## P
Design ConvEngine, start of the top module:
module ConvEngine (
    input         clk,
    input         rst,
    input  [31:0] DMAport,        
    input         acc_enable,     
    input         acc_clear,      
    output [31:0] result          
);
For scale: ~4100 cells after synthesis, ~180 flip-flops, ~68 I/O pins.
clock: 10.9 ns
lec_check: 0
abc_area: 1
cap_margin: 20
core_aspect_ratio: 0.7
core_margin: 2
core_utilization: 72
cts_cluster_diameter: 233
cts_cluster_size: 100
place_density: 0.43
setup_slack_margin: 1.36
slew_margin: 20
run.sh (not shown) runs the stock make flow with config.mk's settings and CLKGATE_MAP_FILE=.
Modified inputs, Q compared to P
- clearing CTS_CLUSTER_SIZE, which used to be 100
- clearing CTS_CLUSTER_DIAMETER, which used to be 233
- clearing PLACE_DENSITY, which used to be 0.43
- clearing CORE_ASPECT_RATIO, which used to be 0.7
- swapping 72 for 40 in CORE_UTILIZATION
- clearing SETUP_SLACK_MARGIN, which used to be 1.36
- clearing ABC_AREA, which used to be 1
- swapping 10.9 for 16.0 in the clock period (ns, I/O delays scaled along)
## What came out
Of the two values seen for highest metal layer used by the detailed router, met4 was produced by P and met5 by Q. [Q vs P] number of antenna violations at the first check in global routing: higher in Q. There was hardly any difference in area share of buffers outside the clock network between Q and P. Final number of hold-violating endpoints came out exactly the same in P and Q. Per the comparison of Q with P, number of cells after detailed placement fell by about 3.7%; area figure in the yosys stat output fell by about 2.5%; post-layout instance area rose by about 0.3%; slew at the pin with the worst max-slew slack fell by 0.10 ns; vertical die dimension rose by about 60%. In the floorplan summary, Q is listed with a die area greater than that of P.
[inputs] R vs Q
- changing CORE_UTILIZATION from 40 to 72
- setting CTS_CLUSTER_SIZE to 96 for the first time
- setting TNS_END_PERCENT to 10 for the first time
- changing the clock period (ns, I/O delays scaled along) from 16.0 to 6.68
--- outcome ---
Between Q and R, the number of buffer and inverter stages on the critical path is lower for Q.
Diff Q..R | post-synthesis cell area | unchanged
R vs Q, area of placed instances went up by 5.3%.
Ran to the end and failed final checks on negative setup slack: R.
In R, depth of the critical timing path with buffers and inverters included is higher than in Q.
Total number of vias came out higher on R than on Q.
On R: global-route usage is 22 points higher than what Q gave.
As far as synthesized instance count goes, R and Q are indistinguishable; the numbers are identical.
For Q, the uppermost layer routed was met5, unlike R, where it was met4.
From Q to R the numbers moved as follows: clock insertion delay at the later pin of the skew report barely changed, data arrival time of the critical path dropped 1.11 ns.
Here is what was changed in the inputs of S compared with R.
- putting PLACE_DENSITY_LB_ADDON at 0.26 where nothing was set
- clearing TNS_END_PERCENT, which used to be 10
- clearing CTS_CLUSTER_SIZE, which used to be 96
- putting GPL_TIMING_DRIVEN at 0 where nothing was set
- swapping 6.68 for 10.0 in the clock period (ns, I/O delays scaled along)
[summary]
Diff R -> S: count of plain and timing-repair buffers in the layout -307, via count decreased about 6.5%.
Yosys synthesis chip area: S vs R identical
Comparing share of the final layout cell area in sequential cells for R and S, the bigger number came from S.
Going from R to S, net count of the finished layout shrank by a few percent.
Tally of clock buffers in the finished layout for S: 1 down relative to R
Delay of the slowest cell on the worst path: S vs R up 0.15 ns
Compared with R, S ends up with less cell area.
Row wire length of the first global-routing pass: S lower / R higher
Having completed the whole flow, S delivered a layout that passed the timing, DRC and antenna checks.
Changes in T relative to S:
- clearing GPL_TIMING_DRIVEN, which used to be 0
- clearing PLACE_DENSITY_LB_ADDON, which used to be 0.26
- swapping 72 for 40 in CORE_UTILIZATION
Findings:
Compared with S, T shows a lower total via count after detailed routing.
Diff S -> T | non-clock buffer count | down by more than 10%
Looking at T and S, the total area of multi-input combinational cells is a wash.

* * *

Starting RTL as in the previous note.
make LEC_CHECK=0 ABC_AREA=0 CAP_MARGIN=25 CORE_MARGIN=2 CORE_UTILIZATION=65 CTS_CLUSTER_DIAMETER=367 CTS_CLUSTER_SIZE=100 PLACE_DENSITY=0.36 SLEW_MARGIN=20 TNS_END_PERCENT=25 finish   # period 10.0 ns
Change:
- ABC_AREA: 0 -> unset
- CAP_MARGIN: 25 -> 15
- CELL_PAD_IN_SITES_DETAIL_PLACEMENT: unset -> 1
- CORE_MARGIN: 2 -> 9
- CORE_UTILIZATION: 65 -> 42
- CTS_CLUSTER_DIAMETER: 367 -> unset
- CTS_CLUSTER_SIZE: 100 -> unset
- GPL_ROUTABILITY_DRIVEN: unset -> 0
- GPL_TIMING_DRIVEN: unset -> 0
- PLACE_DENSITY: 0.36 -> unset
- SETUP_SLACK_MARGIN: unset -> 0.65
- TNS_END_PERCENT: 25 -> 70
Cell count climbs by 12%.
Worst hold slack degrades by 6.4 ps.
Area after synthesis does not change.
Maximum frequency grows by 6.2%.
Routed wire length increases by 14%.

* * *

job 8814:
ConvEngine again, from the RTL that the note above started with.
Settings: LEC_CHECK=0, CAP_MARGIN=20, CELL_PAD_IN_SITES_DETAIL_PLACEMENT=0, CORE_ASPECT_RATIO=0.71, CORE_MARGIN=2, CORE_UTILIZATION=72, CTS_CLUSTER_SIZE=56, GPL_ROUTABILITY_DRIVEN=1, GPL_TIMING_DRIVEN=1, MAX_ROUTING_LAYER=met4, PLACE_DENSITY=0.36, SETUP_SLACK_MARGIN=0.67, SLEW_MARGIN=40; clock period 8.44 ns.
In job 8814 the implementation completed, yet the final layout does not meet the checks, the culprit being setup timing.
### job 8814 -> job 6108
Settings: changing CORE_UTILIZATION from 72 to 70; changing PLACE_DENSITY from 0.36 to 0.78; changing SETUP_SLACK_MARGIN from 0.67 to 1.81; changing GPL_ROUTABILITY_DRIVEN from 1 to 0; removing CORE_ASPECT_RATIO (formerly 0.71); changing the clock period (ns, I/O delays scaled along) from 8.44 to 9.4.
### Flow results
Job 6108 vs job 8814, layer carrying the most global-route usage: met2 vs met1. Job 6108: PASS, flow complete, no timing, DRC or antenna violations. Final cell count: higher on job 8814. Job 6108 vs. job 8814: via count of the first global-routing pass down 2.4%; number of well taps increased by about 1% relative to the old numbers.
## Diff of input files: job 6619 against job 6108
Settings: a change of CORE_UTILIZATION from 70 to 21; an added CORE_ASPECT_RATIO of 1.61; a change of GPL_ROUTABILITY_DRIVEN from 0 to 1; a change of CORE_MARGIN from 2 to 5; a change of SETUP_SLACK_MARGIN from 1.81 to 0.82; a change of the clock period (ns, I/O delays scaled along) from 9.4 to 7.01.
==> comparison <==
- From the logs: job 6619 reached the end of the flow and failed the layout checks with setup timing.
- Job 6619: area growth from synthesis to layout is 13 points higher than what job 6108 reported.
- Lower cell area was reported by job 6108, not job 6619.
Inputs modified between job 6619 and job 7881:
Settings: clearing CORE_ASPECT_RATIO, which used to be 1.61; putting CTS_CLUSTER_DIAMETER at 27 where nothing was set; swapping 1 for 0 in GPL_ROUTABILITY_DRIVEN; clearing PLACE_DENSITY, which used to be 0.78; swapping 0.82 for 1.73 in SETUP_SLACK_MARGIN; putting PLACE_DENSITY_LB_ADDON at 0.0 where nothing was set; swapping 5 for 2 in CORE_MARGIN; swapping 21 for 72 in CORE_UTILIZATION; swapping 7.01 for 9.29 in the clock period (ns, I/O delays scaled along).
- Compare job 7881 and job 6619 | sequential share of layout area lower: job 6619
- Width of the die went down by more than a quarter going from job 6619 to job 7881.
- The layout-stage area growth over the synthesis result reported for job 7881 is smaller than that of job 6619 by 13 points.
- Job 6619 → job 7881: final clock skew fell by 0.0040 ns; number of resized instances in the post-cts repair step down about 24%; fmax fell by 3.5 MHz; via count dropped 1518.
- Lower routed wire length on met3 was reported by job 6619, not job 7881.
- Against job 6619, job 7881 comes in 1.97 ns higher on placement-stage worst setup slack.
- Job 7881 completed; timing, DRC and antenna clean
The inputs of job 8737 differ from those of job 7881 as listed below.
Settings: changing SETUP_SLACK_MARGIN from 1.73 to 0.18; removing PLACE_DENSITY_LB_ADDON (formerly 0.0); changing CORE_UTILIZATION from 72 to 71; changing GPL_ROUTABILITY_DRIVEN from 0 to 1; setting PLACE_DENSITY to 0.6 for the first time; removing CTS_CLUSTER_DIAMETER (formerly 27); changing the clock period (ns, I/O delays scaled along) from 9.29 to 8.44.
==> comparison <==
- Diff job 7881 -> job 8737 | detail-routed via count per cell | decrease of about 2%
- Job 8737 packs its core more tightly than job 7881.
- | setup violation total in the final timing report | higher: job 8737 |
- Worst setup slack after layout for job 8737: 0.80 ns down relative to job 7881
- Apart from job 8737, each of job 8737 and job 7881 ends the flow with a layout that passes the timing, DRC and antenna checks.
- [compare] base=job 7881 new=job 8737: cell area went up, die boundary width +about 0.7%, maximum number of pins on one net before global-route repair rose 2.8%, die size went up 710 um2.
- Chip area line of the yosys report: job 8737 vs job 7881 identical
